==> inputs of job 1866 <==
## ALU_16_bit
module ALU_16_bit(
input wire [15:0] A,
input wire [15:0] B,
input wire [3:0] ALU_FUN,
input wire clk,
output reg [15:0] ALU_OUT,
output reg Carry_Flag,
output reg Arith_Flag,
output reg Logic_Flag,
output reg CMP_Flag,
output reg Shift_Flag
);
clock: 12.1 ns
lec_check: 0
cap_margin: 0
core_margin: 2
core_utilization: 72
cts_cluster_diameter: 140
cts_cluster_size: 79
hold_slack_margin: 0.29
place_density_lb_addon: 0.01
setup_slack_margin: -0.47
slew_margin: 40
run.sh (not shown) runs the stock make flow with config.mk's settings and CLKGATE_MAP_FILE=.
==> inputs of job 3781, as changes to job 1866 <==
==> flow/config.mk (replaced) <==
export PLATFORM = sky130hd
export DESIGN_NAME = ALU_16_bit
export DESIGN_NICKNAME = ALU_16_bit
export VERILOG_FILES = /design/flow/design.v
export SDC_FILE = /design/flow/constraint.sdc
export NUM_CORES = 4
export LEC_CHECK = 0
export CAP_MARGIN = 20
export CORE_ASPECT_RATIO = 0.72
export CORE_MARGIN = 2
export CORE_UTILIZATION = 40
export SLEW_MARGIN = 20
export TNS_END_PERCENT = 50
==> flow/constraint.sdc (replaced) <==
create_clock -name core_clock -period 31.0 [get_ports {clk}]
set_input_delay 6.2000 -clock core_clock [delete_from_list [all_inputs] [get_ports {clk}]]
set_output_delay 6.2000 -clock core_clock [all_outputs]
set_load 0.01 [all_outputs]
==> inputs of job 268, as changes to job 1866 <==
==> flow/config.mk (replaced) <==
export PLATFORM = sky130hd
export DESIGN_NAME = ALU_16_bit
export DESIGN_NICKNAME = ALU_16_bit
export VERILOG_FILES = /design/flow/design.v
export SDC_FILE = /design/flow/constraint.sdc
export NUM_CORES = 4
export LEC_CHECK = 0
export ABC_AREA = 1
export CAP_MARGIN = 20
export CORE_MARGIN = 2
export CORE_UTILIZATION = 57
export CTS_CLUSTER_DIAMETER = 178
export CTS_CLUSTER_SIZE = 88
export SETUP_SLACK_MARGIN = -2.0
export SLEW_MARGIN = 40
==> flow/constraint.sdc (replaced) <==
create_clock -name core_clock -period 25.6 [get_ports {clk}]
set_input_delay 5.1200 -clock core_clock [delete_from_list [all_inputs] [get_ports {clk}]]
set_output_delay 5.1200 -clock core_clock [all_outputs]
set_load 0.01 [all_outputs]
==> inputs of job 457, as changes to job 1866 <==
==> flow/config.mk (replaced) <==
export PLATFORM = sky130hd
export DESIGN_NAME = ALU_16_bit
export DESIGN_NICKNAME = ALU_16_bit
export VERILOG_FILES = /design/flow/design.v
export SDC_FILE = /design/flow/constraint.sdc
export NUM_CORES = 4
export LEC_CHECK = 0
export CAP_MARGIN = 5
export CELL_PAD_IN_SITES_GLOBAL_PLACEMENT = 3
export CORE_ASPECT_RATIO = 0.95
export CORE_MARGIN = 2
export CORE_UTILIZATION = 40
export GPL_ROUTABILITY_DRIVEN = 0
export GPL_TIMING_DRIVEN = 0
export SLEW_MARGIN = 30
export TNS_END_PERCENT = 10
==> flow/constraint.sdc (replaced) <==
create_clock -name core_clock -period 31.0 [get_ports {clk}]
set_input_delay 6.2000 -clock core_clock [delete_from_list [all_inputs] [get_ports {clk}]]
set_output_delay 6.2000 -clock core_clock [all_outputs]
set_load 0.01 [all_outputs]
==> flow_metrics.env <==
# physical design summary
export IMPL_outcome="timing/DRC/antenna clean"
export IMPL_coreArea_um2=34800
export IMPL_gp_congestion=1.01
export IMPL_port_buffers=57
export IMPL_dieArea_um2=36900
export IMPL_mux_share_pct=2.72
export IMPL_ys_chip_area_um2=14100
export IMPL_netlist_top_cells_count="ha_1, nand2_1, nor2_1"
export IMPL_ys_sh_simple_pct=20.4
export IMPL_ys_sh_aoi_pct=27.8
export IMPL_syn_cell_area_um2=14100
export IMPL_ys_seq_share_pct=2.27
The numbers above come from job 3781.

==> flow_metrics.env <==
# source this file to load flow results
export IMPL_outcome="did not finish"
export IMPL_flow_stopped_at="detailed placement"
export IMPL_first_error="Error: detail_place.tcl, 38 bad optional access"
export IMPL_gp_congestion=1.22
export IMPL_port_buffers=57
export IMPL_ys_sh_aoi_pct=27.8
export IMPL_ys_chip_area_um2=14100
export IMPL_dieArea_um2=20800
export IMPL_syn_cell_area_um2=14100
export IMPL_mux_share_pct=2.72
export IMPL_netlist_top_cells_count="ha_1, nand2_1, nor2_1"
export IMPL_ys_seq_share_pct=2.27
export IMPL_ys_sh_simple_pct=20.4
The numbers above come from job 1866.

==> flow_metrics.env <==
# physical design summary
export IMPL_outcome="timing/DRC/antenna clean"
export IMPL_edf_count=0
export IMPL_dieArea_um2=36800
export IMPL_netlist_top_cells_count="ha_1, nand2_1, nor2_1"
export IMPL_ys_chip_area_um2=14100
export IMPL_ys_seq_share_pct=2.27
export IMPL_syn_cell_area_um2=14100
export IMPL_mux_share_pct=2.72
export IMPL_coreArea_um2=35000
export IMPL_ys_sh_aoi_pct=27.8
export IMPL_port_buffers=55
export IMPL_area_growth_pct=28.4
The numbers above come from job 457.

==> flow_metrics.env <==
# physical design summary
export IMPL_outcome="failed layout checks"
export IMPL_violations="negative setup slack"
export IMPL_setup_ws_ns=-1.97
export IMPL_dieArea_um2=26300
export IMPL_final_setup_viol_count=2
export IMPL_gp_congestion=1.08
export IMPL_syn_cell_area_um2=14300
export IMPL_ys_seq_share_pct=2.24
export IMPL_coreArea_um2=24500
export IMPL_ys_sh_simple_pct=30.7
The numbers above come from job 268.

